==> sierra <==
## lascon_top
module lascon_top #(
    parameter int LASCON_VARIANT = 0
)(
    input  logic                                clk,
    input  logic                                rst,
    input  logic [2:0]                          mode_i,      
    input  logic [31:0]                         xof_len_i,   
    input  logic                                start_i,     
    input  logic                                abort_i,     
    output logic                                busy_o,      
    output logic                                done_o,      
    output logic                                tag_fail_o,  
    input  logic [63:0]                         s_axis_tdata,   
    input  logic [7:0]                          s_axis_tkeep,   
    input  logic [3:0]                          s_axis_tuser,   
    input  logic                                s_axis_tlast,   
    input  logic                                s_axis_tvalid,  
    output logic                                s_axis_tready,  
    output logic [63:0]                         m_axis_tdata,   
    output logic [7:0]                          m_axis_tkeep,   
    output logic [3:0]                          m_axis_tuser,   
    output logic                                m_axis_tlast,   
    output logic                                m_axis_tvalid,  
    input  logic                                m_axis_tready   
);
export LEC_CHECK = 0
export CAP_MARGIN = 20
export CORE_MARGIN = 2
export CORE_UTILIZATION = 63
export CTS_CLUSTER_DIAMETER = 358
export CTS_CLUSTER_SIZE = 35
export SETUP_SLACK_MARGIN = 0.3
export SLEW_MARGIN = 20
create_clock -name core_clock -period 5.51 [get_ports {clk}]
run.sh (not shown) runs the stock make flow with config.mk's settings and CLKGATE_MAP_FILE=.
==> pepper: changes against sierra <==
Settings changed: CORE_UTILIZATION 63 to 40, CTS_CLUSTER_DIAMETER 358 to default, CTS_CLUSTER_SIZE 35 to default.
==> flow/constraint.sdc (replaced) <==
create_clock -name core_clock -period 7.0 [get_ports {clk}]
set_input_delay 1.4000 -clock core_clock [delete_from_list [all_inputs] [get_ports {clk}]]
set_output_delay 1.4000 -clock core_clock [all_outputs]
set_load 0.01 [all_outputs]
==> qor summary <==
metric                                                                             pepper                     sierra
Site Rows                                                                             128                        102
Clock buffers created by TritonCTS                                                     74                         19
Pre-CTS WS                                                                      -0.203 ns                  -0.927 ns
Final HPWL DP                                                                  246,000 um                 205,000 um
CTS hold repair buffers                                                                 0                          0
Init Core Util                                                                      40.4%                      63.6%
Final weighted congestion of routability-driven global placement                     1.12                       1.28
Post-CTS Setup Bufs                                                                     2                         93
PostCTS Resize Cnt                                                                     61                        445
IO Port Bufs                                                                          199                        199
X dimension of the die                                                             355 um                     284 um
Number of standard cells after synthesis                                            5,838                      5,838
Overall die area                                                              126,000 um2                 80,400 um2
Die y size                                                                         355 um                     284 um
Run status                                                        complete, no violations  aborted with a tool error
Last stage reached                                                                      -   global routing (5_1_grt)
Post-Place Cells                                                                    7,878                      7,543
Area post-placement                                                            56,800 um2                 58,000 um2
Deepest level of the CTS H-tree                                                         3                          1
Core area                                                                     122,000 um2                 77,500 um2
Synthesis Warnings                                                                      8                          8

==> v28: inputs <==
Starting RTL as in the previous note.
make LEC_CHECK=0 CAP_MARGIN=35 CELL_PAD_IN_SITES_GLOBAL_PLACEMENT=3 CORE_ASPECT_RATIO=1.85 CORE_MARGIN=2 CORE_UTILIZATION=66 CTS_CLUSTER_SIZE=15 HOLD_SLACK_MARGIN=-0.03 PLACE_DENSITY=0.43 SETUP_SLACK_MARGIN=1.05 SLEW_MARGIN=20 finish   # period 5.37 ns
==> v35 (differences from v28) <==
==> flow/config.mk (replaced) <==
export PLATFORM = sky130hd
export DESIGN_NAME = lascon_top
export DESIGN_NICKNAME = lascon_top
export VERILOG_FILES = /design/flow/design.v
export SDC_FILE = /design/flow/constraint.sdc
export NUM_CORES = 4
export LEC_CHECK = 0
export CAP_MARGIN = 20
export CORE_MARGIN = 2
export CORE_UTILIZATION = 43
export SETUP_SLACK_MARGIN = 0.3
export SLEW_MARGIN = 20
==> flow/constraint.sdc (replaced) <==
create_clock -name core_clock -period 4.35 [get_ports {clk}]
set_input_delay 0.8700 -clock core_clock [delete_from_list [all_inputs] [get_ports {clk}]]
set_output_delay 0.8700 -clock core_clock [all_outputs]
set_load 0.01 [all_outputs]
==> v11 (differences from v28) <==
==> flow/config.mk (replaced) <==
export PLATFORM = sky130hd
export DESIGN_NAME = lascon_top
export DESIGN_NICKNAME = lascon_top
export VERILOG_FILES = /design/flow/design.v
export SDC_FILE = /design/flow/constraint.sdc
export NUM_CORES = 4
export LEC_CHECK = 0
export CAP_MARGIN = 20
export CORE_MARGIN = 2
export CORE_UTILIZATION = 63
export CTS_CLUSTER_DIAMETER = 25
export CTS_CLUSTER_SIZE = 35
export SETUP_SLACK_MARGIN = 1.5
export SLEW_MARGIN = 20
==> flow/constraint.sdc (replaced) <==
create_clock -name core_clock -period 5.04 [get_ports {clk}]
set_input_delay 1.0080 -clock core_clock [delete_from_list [all_inputs] [get_ports {clk}]]
set_output_delay 1.0080 -clock core_clock [all_outputs]
set_load 0.01 [all_outputs]
==> comparison <==
Die size: v28 < v11 < v35.
Synthesized cell count is the same in v35 and v11.
In area after synthesis, v35 and v11 do not differ.
v28 ended with an error in global placement without I/O. v11 failed in global routing on GRT-0116. v35 finished with setup timing left.

==> inputs of job 9008 <==
lascon_top again, from the RTL that the note above started with.
export LEC_CHECK = 0
export CAP_MARGIN = 15
export CELL_PAD_IN_SITES_DETAIL_PLACEMENT = 2
export CELL_PAD_IN_SITES_GLOBAL_PLACEMENT = 2
export CORE_ASPECT_RATIO = 0.68
export CORE_MARGIN = 3
export CORE_UTILIZATION = 26
export CTS_CLUSTER_DIAMETER = 332
export CTS_CLUSTER_SIZE = 36
export GPL_TIMING_DRIVEN = 1
export MAX_ROUTING_LAYER = met4
export MIN_ROUTING_LAYER = met2
export SLEW_MARGIN = 0
create_clock -name core_clock -period 7.0 [get_ports {clk}]
==> job 4540 (differences from job 9008) <==
- CAP_MARGIN: 15 -> 20
- CELL_PAD_IN_SITES_DETAIL_PLACEMENT: 2 -> default
- CELL_PAD_IN_SITES_GLOBAL_PLACEMENT: 2 -> default
- CORE_ASPECT_RATIO: 0.68 -> default
- CORE_MARGIN: 3 -> 2
- CORE_UTILIZATION: 26 -> 40
- CTS_CLUSTER_DIAMETER: 332 -> default
- CTS_CLUSTER_SIZE: 36 -> default
- GPL_TIMING_DRIVEN: 1 -> default
- MAX_ROUTING_LAYER: met4 -> default
- MIN_ROUTING_LAYER: met2 -> default
- SETUP_SLACK_MARGIN: default -> 0.3
- SLEW_MARGIN: 0 -> 20
==> flow/constraint.sdc (replaced) <==
create_clock -name core_clock -period 6.76 [get_ports {clk}]
set_input_delay 1.3520 -clock core_clock [delete_from_list [all_inputs] [get_ports {clk}]]
set_output_delay 1.3520 -clock core_clock [all_outputs]
set_load 0.01 [all_outputs]
==> flow_summary.yaml <==
# generated from flow reports
global_routing:
  busiest_layer: "met2"
  track_usage_pct: 47.81
clocking:
  htreeDepth: 3
run_status:
  status: "no timing/DRC/antenna violations"
floorplanning:
  fp.dieW_um: 354.9
  die-area_um2: 125900
the above is filed under job 4540

==> flow_summary.yaml <==
# implementation run metrics
floorplanning:
  fp.dieW_um: 533.8
  die-area_um2: 194700
clocking:
  htreeDepth: 1
  cts.repair.resized: 9
  cts_hold_buffers: 0
global_routing:
  busiest_layer: "met3"
  track_usage_pct: 79.07
run_status:
  error: "[ERROR GRT-0116] Global routing finished with congestion. Check the congestion regions in the DRC Viewer."
  status: "stopped before the end"
  lastStage: "global routing"
the above is filed under job 9008

